==> 07-17 <==
==> flow/design.v (excerpt) <==
module UART_Top_Module(
input clk,                      
input rst,                      
input [7:0] data_in,            
input wr_en,rd_en,              
input [2:0] address,            
output  [7:0]data_o,            
output  serial_data_out,        
output  n_RTS,                  
output  tx_done,                
input   n_CTS                 
);
==> flow/config.mk <==
export PLATFORM = sky130hd
export DESIGN_NAME = UART_Top_Module
export DESIGN_NICKNAME = UART_Top_Module
export VERILOG_FILES = /design/flow/design.v
export SDC_FILE = /design/flow/constraint.sdc
export NUM_CORES = 4
export LEC_CHECK = 0
export ABC_AREA = 0
export CAP_MARGIN = 40
export CORE_MARGIN = 2
export CORE_UTILIZATION = 72
export CTS_CLUSTER_DIAMETER = 380
export CTS_CLUSTER_SIZE = 17
export HOLD_SLACK_MARGIN = 0.29
export PLACE_DENSITY_LB_ADDON = 0.29
export SETUP_SLACK_MARGIN = -0.21
export SLEW_MARGIN = 20
==> flow/constraint.sdc <==
create_clock -name core_clock -period 2.09 [get_ports {clk}]
set_input_delay 0.4180 -clock core_clock [delete_from_list [all_inputs] [get_ports {clk}]]
set_output_delay 0.4180 -clock core_clock [all_outputs]
set_load 0.01 [all_outputs]
run.sh (not shown) runs the stock make flow with config.mk's settings and CLKGATE_MAP_FILE=.
==> 11-01: changes against 07-17 <==
--- a/flow/config.mk
+++ b/flow/config.mk
@@ -6,5 +6,5 @@
 export NUM_CORES = 4
 export LEC_CHECK = 0
-export ABC_AREA = 0
+export ABC_AREA = 1
 export CAP_MARGIN = 40
 export CORE_MARGIN = 2
@@ -14,4 +14,4 @@
 export HOLD_SLACK_MARGIN = 0.29
 export PLACE_DENSITY_LB_ADDON = 0.29
-export SETUP_SLACK_MARGIN = -0.21
+export SETUP_SLACK_MARGIN = -0.08
 export SLEW_MARGIN = 20
==> 03-02: changes against 07-17 <==
==> flow/config.mk (replaced) <==
export PLATFORM = sky130hd
export DESIGN_NAME = UART_Top_Module
export DESIGN_NICKNAME = UART_Top_Module
export VERILOG_FILES = /design/flow/design.v
export SDC_FILE = /design/flow/constraint.sdc
export NUM_CORES = 4
export LEC_CHECK = 0
export ABC_AREA = 1
export CAP_MARGIN = 20
export CORE_MARGIN = 2
export CORE_UTILIZATION = 72
export SLEW_MARGIN = 20
==> flow/constraint.sdc (replaced) <==
create_clock -name core_clock -period 3.18 [get_ports {clk}]
set_input_delay 0.6360 -clock core_clock [delete_from_list [all_inputs] [get_ports {clk}]]
set_output_delay 0.6360 -clock core_clock [all_outputs]
set_load 0.01 [all_outputs]
==> notes <==
- 07-17 completed and failed the layout checks on setup timing. 03-02 went through all stages and came out clean. 11-01 reached the layout checks and failed them: setup timing.
- Synthesized cell count: 07-17 is smaller than 03-02 (about 30%).
- First-iteration DRC count, highest first: 11-01, 03-02, 07-17.
- Total power, highest first: 11-01, 07-17, 03-02.
- Core utilization: 07-17 > 11-01 > 03-02.
- Against 11-01, the combinational power of 03-02 is smaller by 44%.
- In 03-02 the clock power is smaller than in 11-01, by about 10%.
- The lowest global-route usage belongs to 03-02, the highest to 11-01.

========
==> inputs of run a <==
UART_Top_Module again, from the RTL that the note above started with.
==> flow/config.mk <==
export PLATFORM = sky130hd
export DESIGN_NAME = UART_Top_Module
export DESIGN_NICKNAME = UART_Top_Module
export VERILOG_FILES = /design/flow/design.v
export SDC_FILE = /design/flow/constraint.sdc
export NUM_CORES = 4
export LEC_CHECK = 0
export CAP_MARGIN = 20
export CORE_ASPECT_RATIO = 1.22
export CORE_MARGIN = 7
export CORE_UTILIZATION = 38
export MAX_ROUTING_LAYER = met5
export PLACE_DENSITY_LB_ADDON = 0.09
export SLEW_MARGIN = 20
==> flow/constraint.sdc <==
create_clock -name core_clock -period 3.03 [get_ports {clk}]
set_input_delay 0.6060 -clock core_clock [delete_from_list [all_inputs] [get_ports {clk}]]
set_output_delay 0.6060 -clock core_clock [all_outputs]
set_load 0.01 [all_outputs]
==> run b: changes against run a <==
==> flow/config.mk (replaced) <==
export PLATFORM = sky130hd
export DESIGN_NAME = UART_Top_Module
export DESIGN_NICKNAME = UART_Top_Module
export VERILOG_FILES = /design/flow/design.v
export SDC_FILE = /design/flow/constraint.sdc
export NUM_CORES = 4
export LEC_CHECK = 0
export CAP_MARGIN = 20
export CORE_MARGIN = 2
export CORE_UTILIZATION = 70
export CTS_CLUSTER_SIZE = 17
export SLEW_MARGIN = 20
==> flow/constraint.sdc (replaced) <==
create_clock -name core_clock -period 2.35 [get_ports {clk}]
set_input_delay 0.4700 -clock core_clock [delete_from_list [all_inputs] [get_ports {clk}]]
set_output_delay 0.4700 -clock core_clock [all_outputs]
set_load 0.01 [all_outputs]
==> run c: changes against run a <==
==> flow/config.mk (replaced) <==
export PLATFORM = sky130hd
export DESIGN_NAME = UART_Top_Module
export DESIGN_NICKNAME = UART_Top_Module
export VERILOG_FILES = /design/flow/design.v
export SDC_FILE = /design/flow/constraint.sdc
export NUM_CORES = 4
export LEC_CHECK = 0
export CAP_MARGIN = 20
export CORE_MARGIN = 2
export CORE_UTILIZATION = 40
export SLEW_MARGIN = 20
==> flow/constraint.sdc (replaced) <==
create_clock -name core_clock -period 5.0 [get_ports {clk}]
set_input_delay 1.0000 -clock core_clock [delete_from_list [all_inputs] [get_ports {clk}]]
set_output_delay 1.0000 -clock core_clock [all_outputs]
set_load 0.01 [all_outputs]
==> run d: changes against run a <==
==> flow/config.mk (replaced) <==
export PLATFORM = sky130hd
export DESIGN_NAME = UART_Top_Module
export DESIGN_NICKNAME = UART_Top_Module
export VERILOG_FILES = /design/flow/design.v
export SDC_FILE = /design/flow/constraint.sdc
export NUM_CORES = 4
export LEC_CHECK = 0
export CAP_MARGIN = 20
export CORE_MARGIN = 2
export CORE_UTILIZATION = 72
export CTS_CLUSTER_DIAMETER = 42
export SETUP_SLACK_MARGIN = 1.07
export SLEW_MARGIN = 20
==> flow/constraint.sdc (replaced) <==
create_clock -name core_clock -period 3.93 [get_ports {clk}]
set_input_delay 0.7860 -clock core_clock [delete_from_list [all_inputs] [get_ports {clk}]]
set_output_delay 0.7860 -clock core_clock [all_outputs]
set_load 0.01 [all_outputs]
==> impl_metrics.csv <==
group,metric,value,unit
cts,path_clk_slew,0.07,ns
global_route,use_met3,4.58,%
pwr,intPower,8670,µW
pwr,ir_worst_vdd,465,µV
route,routed_wl,44200,µm
route,post_drt_wl_per_cell,22.8,µm
route,num_vias,12300,
worst_setup_path,crit_arrival,2.97,ns
worst_setup_path,critPathCapture,"F1.mem[9][5]$_SDFFCE_PN0P_",
worst_setup_path,crit_buf_inv,1,
cells_and_area,fin_nets,1550,
cells_and_area,clkCellAreaFrac,7.22,%
sta,slew_headroom,34.8,%
status,status,"complete, no violations",
Source of the figures above: run d

==> impl_metrics.csv <==
group,metric,value,unit
route,post_drt_wl_per_cell,20.9,µm
yosys,fa_ha_area_share,0.996,%
status,status,"complete, no violations",
cells_and_area,clkCellAreaFrac,6.85,%
yosys,syn_area_per_cell,13.5,µm²
sta,slew_headroom,49.4,%
cts,path_clk_slew,0.06,ns
worst_setup_path,crit_arrival,3.06,ns
pwr,intPower,11400,µW
floorplan,fp_util,38.7,%
worst_setup_path,critPathCapture,"F1.mem[0][1]$_SDFFCE_PN0P_",
cells_and_area,fin_nets,1589,
global_route,use_met3,2.25,%
route,routed_wl,48100,µm
route,num_vias,11600,
pwr,ir_worst_vdd,386,µV
Source of the figures above: run a

==> impl_metrics.csv <==
group,metric,value,unit
worst_setup_path,reg2reg_to,"F1.mem[4][3]$_SDFFCE_PN0P_",
worst_setup_path,crit_buf_inv,0,
pwr,ir_worst_vdd,249,µV
status,status,"complete, no violations",
pwr,intPower,6830,µW
route,post_drt_wl_per_cell,21.6,µm
worst_setup_path,crit_arrival,3.66,ns
global_route,use_met3,2.80,%
cells_and_area,fin_nets,1534,
yosys,synth_nets,1515,
route,num_vias,12000,
yosys,ys_types,63,
worst_setup_path,critPathCapture,"F1.mem[4][3]$_SDFFCE_PN0P_",
cts,path_clk_slew,0.06,ns
cells_and_area,mi_logic_area,7620,µm²
sta,slew_headroom,24.2,%
route,routed_wl,47900,µm
Source of the figures above: run c

==> impl_metrics.csv <==
group,metric,value,unit
sta,final-setup-viol-count,115,
route,num_vias,12600,
worst_setup_path,crit_buf_inv,3,
sta,setup_slack,-0.0998,ns
status,violations,"negative setup slack",
status,status,"finished with violations",
cells_and_area,fin_nets,1600,
route,post_drt_wl_per_cell,23.8,µm
worst_setup_path,critPathCapture,"F1.mem[0][3]$_SDFFCE_PN0P_",
Source of the figures above: run b

No activity file was given, so power comes from the tool's default toggle rates.
